job 2083:
// mult_top
module mult_top(
	input 							clk, 
	input							rst_n,
	input							pipe_flush,
	input 			[32-1:0] 	mcand,
	input 			[32-1:0] 	mplier,
	input 			[4:0]	 		func,
	output logic 	[32-1:0] 	result
);
	localparam [4:0] ALU_ADD    = 5'h00;
	localparam [4:0] ALU_MUL    = 5'h0a;
	localparam [4:0] ALU_MULH   = 5'h0b;
	localparam [4:0] ALU_MULHSU = 5'h0c;
	localparam [4:0] ALU_MULHU  = 5'h0d;
	logic [32-1:0] mcand_in, mplier_in;
    logic signed [32-1:0] signed_mcand_in, signed_mplier_in;
    logic [2*32-1:0] product_out;
	logic signed [2*32-1:0] signed_product_out;
	logic [4:0] func_d0;
	logic [4:0] func_d1;
	assign mcand_in = mcand;
    assign mplier_in = mplier;
    assign signed_mcand_in = mcand;
    assign signed_mplier_in = mplier;
	always@(posedge clk or negedge rst_n) begin 
		if(~rst_n)begin 
			func_d0 <= ALU_ADD;
			func_d1 <= ALU_ADD;
		end
		else if(pipe_flush)begin
			func_d0 <= ALU_ADD;
			func_d1 <= ALU_ADD;
		end
		else begin
			func_d0 <= func;
			func_d1 <= func_d0;
		end
	end
    always_comb begin
        case(func_d1)
            ALU_MUL:	begin
            	result = signed_product_out[32-1:0];
            end    
            ALU_MULH:	begin
            	result = signed_product_out[2*32-1:32];
            end   
            ALU_MULHSU:	begin
            	result = product_out[2*32-1:32];
            end
            ALU_MULHU:	begin
            	result = product_out[2*32-1:32];
            end  
            default:	begin
            	result = 32'hfacebeec;   
            end    
        endcase
    end
	mult u_mult_signed(
		.clk(clk),
		.rst_n(rst_n),
		.pipe_flush(pipe_flush),
		.a({{32{signed_mcand_in[31]}},signed_mcand_in}),
		.b({{32{signed_mplier_in[31]}},signed_mplier_in}),
  ...
clock: 8.68 ns
lec_check: 0
cap_margin: 15
core_margin: 2
core_utilization: 71
cts_cluster_size: 45
setup_slack_margin: -0.25
slew_margin: 20
run.sh (not shown) runs the stock make flow with config.mk's settings and CLKGATE_MAP_FILE=.
Job 2083 did not make it past global routing (5_1_grt), where a tool error ended it.
What job 2801 does differently from job 2083 at the input level:
--- a/flow/config.mk
+++ b/flow/config.mk
@@ -8 +8 @@
-export CAP_MARGIN = 15
+export CAP_MARGIN = 20
@@ -10,3 +10,3 @@
-export CORE_UTILIZATION = 71
-export CTS_CLUSTER_SIZE = 45
-export SETUP_SLACK_MARGIN = -0.25
+export CORE_UTILIZATION = 72
+export MAX_ROUTING_LAYER = met4
+export PLACE_DENSITY_LB_ADDON = 0.01
==> flow/constraint.sdc <==
create_clock -name core_clock -period 10.5 [get_ports {clk}]
set_input_delay 2.1000 -clock core_clock [delete_from_list [all_inputs] [get_ports {clk}]]
set_output_delay 2.1000 -clock core_clock [all_outputs]
set_load 0.01 [all_outputs]
Findings:
Job 2801 | stages: all done | timing, DRC, antenna: all pass. In job 2801, placeable core region is lower than in job 2083. Comparing job 2083 and job 2801, the lower final weighted congestion in routability-driven placement was measured on job 2083. The yosys-reported design area after synthesis on job 2801 is in line with that on job 2083. Job 2801 vs. job 2083: worst slack at placement grew by 1.33 ns; instance area after placement -about 8%. Cts-stage hold buffer count of job 2083 is on par with job 2801. Where overall die area is concerned, job 2083 is outperformed by job 2801. Job 2801: cell total after placement is 881 lower than what job 2083 reported. Compared with job 2083, job 2801 shows height of the die lower by 0.69%.
The following lists how job 6800 was set up differently from job 2801:
--- a/flow/config.mk
+++ b/flow/config.mk
@@ -10,3 +10 @@
-export CORE_UTILIZATION = 72
-export MAX_ROUTING_LAYER = met4
-export PLACE_DENSITY_LB_ADDON = 0.01
+export CORE_UTILIZATION = 59
==> flow/constraint.sdc <==
create_clock -name core_clock -period 12.2 [get_ports {clk}]
set_input_delay 2.4400 -clock core_clock [delete_from_list [all_inputs] [get_ports {clk}]]
set_output_delay 2.4400 -clock core_clock [all_outputs]
set_load 0.01 [all_outputs]
Results
- Compared to job 2801, the routing of job 6800 uses less wire.
- Job 6800 vs. job 2801: total met2 wirelength after detailed routing now larger; post-route worst hold slack closely matched the old numbers; final non-filler cell area fell by 2.6%.
- The post-synthesis cell count from yosys of job 2801 and that of job 6800 are within noise of each other.
- Job 6800 vs job 2801, portion of the clock cycle consumed by the worst path in the final layout went down by 1.7 points.
- Measured against each other, job 2801 and job 6800 differ in via count, the lower figure coming from job 6800.
Changes in job 1789 relative to job 6800:
--- a/flow/config.mk
+++ b/flow/config.mk
@@ -10 +10,2 @@
-export CORE_UTILIZATION = 59
+export CORE_UTILIZATION = 66
+export CTS_CLUSTER_SIZE = 57
==> flow/constraint.sdc <==
create_clock -name core_clock -period 9.24 [get_ports {clk}]
set_input_delay 1.8480 -clock core_clock [delete_from_list [all_inputs] [get_ports {clk}]]
set_output_delay 1.8480 -clock core_clock [all_outputs]
set_load 0.01 [all_outputs]
==> results <==
Comparing job 1789 and job 6800, area growth from synthesis to layout is lower on job 6800. The flow for job 1789 finished, though final verification flagged negative setup slack. Job 1789 reports its standard cell with the maximum stage delay on the critical path as sky130_fd_sc_hd__fa_1 while job 6800 reports sky130_fd_sc_hd__clkdlybuf4s50_1. Taking job 6800 as the reference, in job 1789 instance count after placement with tap cells included went up by 897; tapcell count -about 10%; CTS buffer count shrank by 2; routed wire length rose by 30,000 microns. Job 1789 vs job 6800, hold slack went down by 0.011 ns. Job 1789 reports its timing endpoint of the critical path as u_mult_unsigned.pipe_reg_0[57] while job 6800 reports u_mult_unsigned.pipe_reg_0[45]. Compared with job 6800, job 1789 shows logic area higher by 1700 sq um. Job 1789 against job 6800: fraction of the core area covered by cells at the end of the flow +19 points.

* * *

Starting RTL as in the previous note.
Settings: LEC_CHECK=0, CAP_MARGIN=30, CELL_PAD_IN_SITES_DETAIL_PLACEMENT=0, CELL_PAD_IN_SITES_GLOBAL_PLACEMENT=0, CORE_MARGIN=2, CORE_UTILIZATION=65, CTS_CLUSTER_DIAMETER=260, GPL_TIMING_DRIVEN=1, PLACE_DENSITY_LB_ADDON=0.03, SETUP_SLACK_MARGIN=1.19, SLEW_MARGIN=20, TNS_END_PERCENT=50; clock period 8.71 ns.
The starting point completed, yet does not pass: setup timing.
Next try:
- CAP_MARGIN: 30 -> 20
- CELL_PAD_IN_SITES_DETAIL_PLACEMENT: 0 -> default
- CELL_PAD_IN_SITES_GLOBAL_PLACEMENT: 0 -> default
- CORE_UTILIZATION: 65 -> 40
- CTS_CLUSTER_DIAMETER: 260 -> default
- GPL_TIMING_DRIVEN: 1 -> default
- PLACE_DENSITY_LB_ADDON: 0.03 -> default
- SETUP_SLACK_MARGIN: 1.19 -> default
- TNS_END_PERCENT: 50 -> default
- clock period: 8.71 -> 12.2 ns (I/O delays scaled with it)
After rerunning: The changed run passed the timing, design-rule and antenna checks; clock-buffer cell count is unchanged; wire length came out lower by 19%.

* * *

Starting RTL as in the previous note.
==> flow/config.mk <==
export PLATFORM = sky130hd
export DESIGN_NAME = mult_top
export DESIGN_NICKNAME = mult_top
export VERILOG_FILES = /design/flow/design.v
export SDC_FILE = /design/flow/constraint.sdc
export NUM_CORES = 4
export LEC_CHECK = 0
export CAP_MARGIN = 20
export CELL_PAD_IN_SITES_DETAIL_PLACEMENT = 2
export CORE_MARGIN = 10
export CORE_UTILIZATION = 40
export CTS_CLUSTER_DIAMETER = 125
export CTS_CLUSTER_SIZE = 57
export GPL_ROUTABILITY_DRIVEN = 0
export MAX_ROUTING_LAYER = met4
export MIN_ROUTING_LAYER = met2
export SLEW_MARGIN = 15
export TNS_END_PERCENT = 10
==> flow/constraint.sdc <==
create_clock -name core_clock -period 13.0 [get_ports {clk}]
set_input_delay 2.6000 -clock core_clock [delete_from_list [all_inputs] [get_ports {clk}]]
set_output_delay 2.6000 -clock core_clock [all_outputs]
set_load 0.01 [all_outputs]
The starting point never finished: it broke off in 5_1_grt.
Rerun with:
Settings changed: CELL_PAD_IN_SITES_DETAIL_PLACEMENT 2 to unset, CORE_MARGIN 10 to 2, CORE_UTILIZATION 40 to 72, CTS_CLUSTER_DIAMETER 125 to unset, CTS_CLUSTER_SIZE 57 to unset, GPL_ROUTABILITY_DRIVEN 0 to unset, MIN_ROUTING_LAYER met2 to unset, PLACE_DENSITY_LB_ADDON set to 0.01, SETUP_SLACK_MARGIN set to 2.59, SLEW_MARGIN 15 to 20, TNS_END_PERCENT 10 to unset.
Clock period 13.0 ns to 8.69 ns, I/O delays scaled along.
Outcome:
- The changed run did not get past 5_1_grt on GRT-0116
- die area goes down by 48%
- synthesized cell count stays the same
- synthesized area does not change
Rerun with:
Settings changed: CORE_UTILIZATION 72 to 67, MAX_ROUTING_LAYER met4 to unset, PLACE_DENSITY_LB_ADDON 0.01 to unset, SETUP_SLACK_MARGIN 2.59 to unset.
Clock period 8.69 ns to 11.0 ns, I/O delays scaled along.
Now the flow finished clean.
Die size came out higher by a little under a tenth.
Synthesized cell count stays the same.
Synthesized area does not change.
Rerun with:
Settings changed: CORE_UTILIZATION 67 to 63, CTS_CLUSTER_SIZE set to 57.
Clock period 11.0 ns to 10.5 ns, I/O delays scaled along.
Global-route usage drops by 2.0 points.
Wire length is about the same.
Final area increases by 1.2%.
Register-to-register slack gets worse by 0.47 ns.
Rerun with:
Settings changed: CORE_UTILIZATION 63 to 72, CTS_CLUSTER_SIZE 57 to unset, MAX_ROUTING_LAYER set to met4, PLACE_DENSITY_LB_ADDON set to 0.01.
Clock period 10.5 ns to 8.84 ns, I/O delays scaled along.
This time the run failed in 5_1_grt (GRT-0232).
Area after synthesis does not change.
Die size decreases by 12%.
Synthesized cell count does not change.
Rerun with:
Settings changed: CAP_MARGIN 20 to 25, CORE_UTILIZATION 72 to 68, CTS_CLUSTER_SIZE set to 37, PLACE_DENSITY set to 0.66, PLACE_DENSITY_LB_ADDON 0.01 to unset.
What happened: The changed run completed and failed the layout checks on setup timing; synthesized area is unchanged; synthesized cell count is unchanged; die area climbs by 5.8%.
